==> run a <==
==> flow/design.v <==
module  rgb_hsv(
	input                         clk,
	input                         rst,	
	input	     [7:0]            rgb_r,
	input	     [7:0]            rgb_g,
	input	     [7:0]            rgb_b,	
	output reg [8:0] 			  hsv_h, 
	output reg [7:0] 			  hsv_s, 
	output reg [7:0] 			  hsv_v  
);
reg [7:0] top; 
reg [13:0] top_60; 
reg [2:0] rgb_se;
reg [2:0] rgb_se_n; 
reg [7:0] max; 
reg [7:0] min; 
reg [7:0] max_min; 
reg [7:0] hsv_s_m;
reg [7:0] max_n;
reg [7:0] division; 
wire r_g, r_b, g_b;
assign r_g = (rgb_r > rgb_g)? 1'b1:1'b0; 
assign r_b = (rgb_r > rgb_b)? 1'b1:1'b0; 
assign g_b = (rgb_g > rgb_b)? 1'b1:1'b0; 
always @ (posedge clk or negedge rst)
begin
	if (!rst)
	begin
		max <= 8'd0;
		min <= 8'd0;
		top <= 8'd0;
		rgb_se <= 3'b010;
	end
	else 
	begin
	case ({r_g,r_b,g_b})
	3'b000:
			begin 
			max <= rgb_b;
			min <= rgb_r;
			top <= rgb_g - rgb_r; 
			rgb_se <= 3'b000;
			end
	3'b001:
			begin 
			max <= rgb_g;
			min <= rgb_r;
			top <= rgb_b - rgb_r; 
			rgb_se <= 3'b001;
			end
	3'b011:
			begin 
			max <= rgb_g;
			min <= rgb_b;
			top <= rgb_r - rgb_b; 
			rgb_se <= 3'b011;
			end
	3'b100:
			begin 
			max <= rgb_b;
			min <= rgb_g;
			top <= rgb_r - rgb_g; 
			rgb_se <= 3'b100;
			end
	3'b110:
			begin 
			max <= rgb_r;
			min <= rgb_g;
			top <= rgb_b - rgb_g; 
			rgb_se <= 3'b110;
			end
	3'b111:
			begin 
			max <= rgb_r;
			min <= rgb_b;
			top <= rgb_g - rgb_b; 
			rgb_se <= 3'b111;
			end
	default
			begin
			max <= 8'd0;
			min <= 8'd0;
			top <= 8'd0;
			rgb_se <= 3'b010;
			end
	endcase
end
end
always @ (posedge clk or negedge rst)
begin
	if (!rst)
		begin
		top_60 <= 14'd0;
		rgb_se_n <= 3'b010;
		max_min <= 8'd0;
		max_n <= 8'd0;
		end
	else
		begin
		top_60 <= {top,6'b000000} - {top,2'b00}; 
		rgb_se_n <= rgb_se;
		max_min <= max - min;
		max_n <= max;
		end
end
always @ (*)
begin
	division = (max_min > 8'd0) ? top_60 / max_min : 8'd240; 
end
always @ (posedge clk or negedge rst)
begin
	if (!rst)
		hsv_h <= 9'd0;
	else 
	begin
	case (rgb_se_n)
	3'b000:
			hsv_h <= 9'd240 - division; 
	3'b001:
			hsv_h <= 9'd120 + division; 
	3'b011:
			hsv_h <= 9'd120 - division; 
	3'b100:
			hsv_h <= 9'd240 + division; 
	3'b110:
			hsv_h <= 9'd360 - division; 
	3'b111:
			hsv_h <= division; 
	default
			hsv_h <= 9'd0;
	endcase
end
end
always @ (*)
begin
	hsv_s_m = (max_n > 8'd0)? ((max_min == max_n) ? 8'd255 : {max_min[7:0],8'b00000000} / max_n) : 8'd0;
end
always@(posedge clk or negedge rst)
begin
	if (!rst)
      hsv_s <= 8'd0;
	else
	hsv_s <= hsv_s_m;
end
always@(posedge clk or negedge rst)
begin
  if (!rst)
  hsv_v <= 8'd0;
  else
  hsv_v <= max_n;
 end
endmodule
module HSVComparator (
    input   clk,
    input wire [8:0] hsv_get_h, hsv_get_s, hsv_get_v,
    input wire [8:0] hsv_set_h, hsv_set_s, hsv_set_v,
    input wire [2:0] threshold_level,
    output reg [1:0] similar_flag  
);
parameter THRESHOLD1_H = 60, THRESHOLD1_S = 32, THRESHOLD1_V = 32;   
parameter THRESHOLD2_H = 15, THRESHOLD2_S = 8,  THRESHOLD2_V = 8;  
parameter THRESHOLD3_H = 10, THRESHOLD3_S = 5,  THRESHOLD3_V = 5;  
parameter THRESHOLD4_H = 5,  THRESHOLD4_S = 3,  THRESHOLD4_V = 3;   
reg [8:0] h_diff, s_diff, v_diff;
function [8:0] abs_diff;
    input [8:0] a, b;
    if (a > b) begin
        abs_diff = a - b;
    end else begin
        abs_diff = b - a;
    end
endfunction
always @(posedge clk) begin
    similar_flag <= 2'b0;  
    h_diff = abs_diff(hsv_get_h, hsv_set_h);
    s_diff = abs_diff(hsv_get_s, hsv_set_s);
    v_diff = abs_diff(hsv_get_v, hsv_set_v);
    if (h_diff > 180) begin
        h_diff = 360 - h_diff;
    end
    if ({hsv_set_h,hsv_set_s,hsv_set_v} == 24'b0)begin
        similar_flag <= 2'b10;
    end
    else begin
    case(threshold_level)
        3'b000: begin  
            if (h_diff <= THRESHOLD1_H && s_diff <= THRESHOLD1_S && v_diff <= THRESHOLD1_V) begin
                similar_flag <= 2'b01;  
            end
        end
        3'b001: begin  
            if (h_diff <= THRESHOLD2_H && s_diff <= THRESHOLD2_S && v_diff <= THRESHOLD2_V) begin
                similar_flag <= 2'b01;  
            end
        end
        3'b010: begin  
            if (h_diff <= THRESHOLD3_H && s_diff <= THRESHOLD3_S && v_diff <= THRESHOLD3_V) begin
                similar_flag <= 2'b01;  
            end
        end
        3'b111: begin  
            if (h_diff <= THRESHOLD4_H && s_diff <= THRESHOLD4_S && v_diff <= THRESHOLD4_V) begin
                similar_flag <= 2'b01;  
            end
        end
        default: ;  
    endcase 
    end
end
endmodule
module color_match (
    input  wire       clk,
    input  wire       rst_n,
    input  wire [7:0] get_r,
    input  wire [7:0] get_g,
    input  wire [7:0] get_b,
    input  wire [7:0] set_r,
    input  wire [7:0] set_g,
    input  wire [7:0] set_b,
    input  wire [2:0] threshold_level,
    output wire [8:0] get_h,
    output wire [7:0] get_s,
    output wire [7:0] get_v,
    output wire [8:0] set_h,
    output wire [7:0] set_s,
    output wire [7:0] set_v,
    output wire [1:0] similar_flag
);
    rgb_hsv rgb_hsv_get_inst (
        .clk   (clk),
        .rst   (rst_n),
        .rgb_r (get_r),
        .rgb_g (get_g),
        .rgb_b (get_b),
        .hsv_h (get_h),
        .hsv_s (get_s),
        .hsv_v (get_v)
    );
    rgb_hsv rgb_hsv_set_inst (
        .clk   (clk),
        .rst   (rst_n),
        .rgb_r (set_r),
        .rgb_g (set_g),
        .rgb_b (set_b),
        .hsv_h (set_h),
        .hsv_s (set_s),
        .hsv_v (set_v)
    );
    HSVComparator HSVComparator_inst (
        .clk             (clk),
        .hsv_get_h       (get_h),
        .hsv_get_s       ({1'b0, get_s}),
        .hsv_get_v       ({1'b0, get_v}),
        .hsv_set_h       (set_h),
        .hsv_set_s       ({1'b0, set_s}),
        .hsv_set_v       ({1'b0, set_v}),
        .threshold_level (threshold_level),
        .similar_flag    (similar_flag)
    );
endmodule
==> flow/run.sh <==
#!/bin/bash
# the make line also repeats each setting of config.mk as NAME=value (left out here)
make -C /OpenROAD-flow-scripts/flow DESIGN_CONFIG=/design/flow/config.mk WORK_HOME=/design/flow/orfs CLKGATE_MAP_FILE= finish
==> flow/config.mk <==
export PLATFORM = sky130hd
export DESIGN_NAME = color_match
export DESIGN_NICKNAME = color_match
export VERILOG_FILES = /design/flow/design.v
export SDC_FILE = /design/flow/constraint.sdc
export NUM_CORES = 4
export LEC_CHECK = 0
export ABC_AREA = 1
export CAP_MARGIN = 40
export CORE_ASPECT_RATIO = 0.65
export CORE_MARGIN = 4
export CORE_UTILIZATION = 39
export CTS_CLUSTER_SIZE = 47
export HOLD_SLACK_MARGIN = 0.18
export MAX_ROUTING_LAYER = met5
export MIN_ROUTING_LAYER = met2
export PLACE_DENSITY = 0.48
export SLEW_MARGIN = 15
export TNS_END_PERCENT = 10
==> flow/constraint.sdc <==
create_clock -name core_clock -period 19.4 [get_ports {clk}]
set_input_delay 3.8800 -clock core_clock [delete_from_list [all_inputs] [get_ports {clk}]]
set_output_delay 3.8800 -clock core_clock [all_outputs]
set_load 0.01 [all_outputs]
==> run b: changes against run a <==
Settings changed: CAP_MARGIN 40 to 20, CORE_ASPECT_RATIO 0.65 to not set, CORE_MARGIN 4 to 2, CORE_UTILIZATION 39 to 59, CTS_CLUSTER_DIAMETER set to 340, CTS_CLUSTER_SIZE 47 to 37, HOLD_SLACK_MARGIN 0.18 to not set, MAX_ROUTING_LAYER met5 to not set, MIN_ROUTING_LAYER met2 to not set, PLACE_DENSITY 0.48 to 0.6, SLEW_MARGIN 15 to 20, TNS_END_PERCENT 10 to not set.
==> flow/constraint.sdc (replaced) <==
create_clock -name core_clock -period 22.7 [get_ports {clk}]
set_input_delay 4.5400 -clock core_clock [delete_from_list [all_inputs] [get_ports {clk}]]
set_output_delay 4.5400 -clock core_clock [all_outputs]
set_load 0.01 [all_outputs]
==> qor summary <==
	run b	run a
Hold-critical path endpoint	rgb_hsv_set_inst.rgb_se_n[2]	rgb_hsv_get_inst.rgb_se_n[1]
Vias per cell	5.65	7.10
Final non-filler cell area	42300 sq um	49800 sq um
Reg-to-reg critical path endpoint	rgb_hsv_get_inst.hsv_h[8]	rgb_hsv_set_inst.hsv_s[0]
Detailed Routing Iterations Pass 1	6	14
Final sum of negative setup slack	-0.883 ns	-47.67 ns
Post-cts repair resize count	47	310
Hold slack final	0.355 ns	0.349 ns
Detailed router's first-iteration violation count	2436	8031
Clock-cell share	1.37%	1.31%
Crit path largest cell delay	0.40 ns	0.41 ns
Total core area	55200 sq um	83400 sq um
Via count of the first global-routing pass	31500	59000
Buffers inserted by post-CTS timing repair	24	196
Register clock-pin slew on the reported worst setup and hold paths	0.07 ns	0.08 ns
Post-layout instance count excluding filler cells	6441	7817
Total length of routed met3 wires	6940 microns	61100 microns
Beginning of the worst register-to-register path	rgb_hsv_get_inst.max_min[7]	rgb_hsv_set_inst.max_n[0]
Most prevalent standard cell on the critical path	a21o_1	buf_4
Outcome	finished with violations	finished with violations
Violated checks	setup timing	setup timing
Fraction of the cycle the final worst path needs	102%	115%
Initial standard-cell utilization of the core	59.8%	39.6%
Die W	241 microns	369 microns
Launch point of the worst path	rgb_hsv_get_inst.max_min[7]	rgb_hsv_set_inst.max_n[0]
Required time reported for the critical path endpoint	23.05 ns	19.79 ns
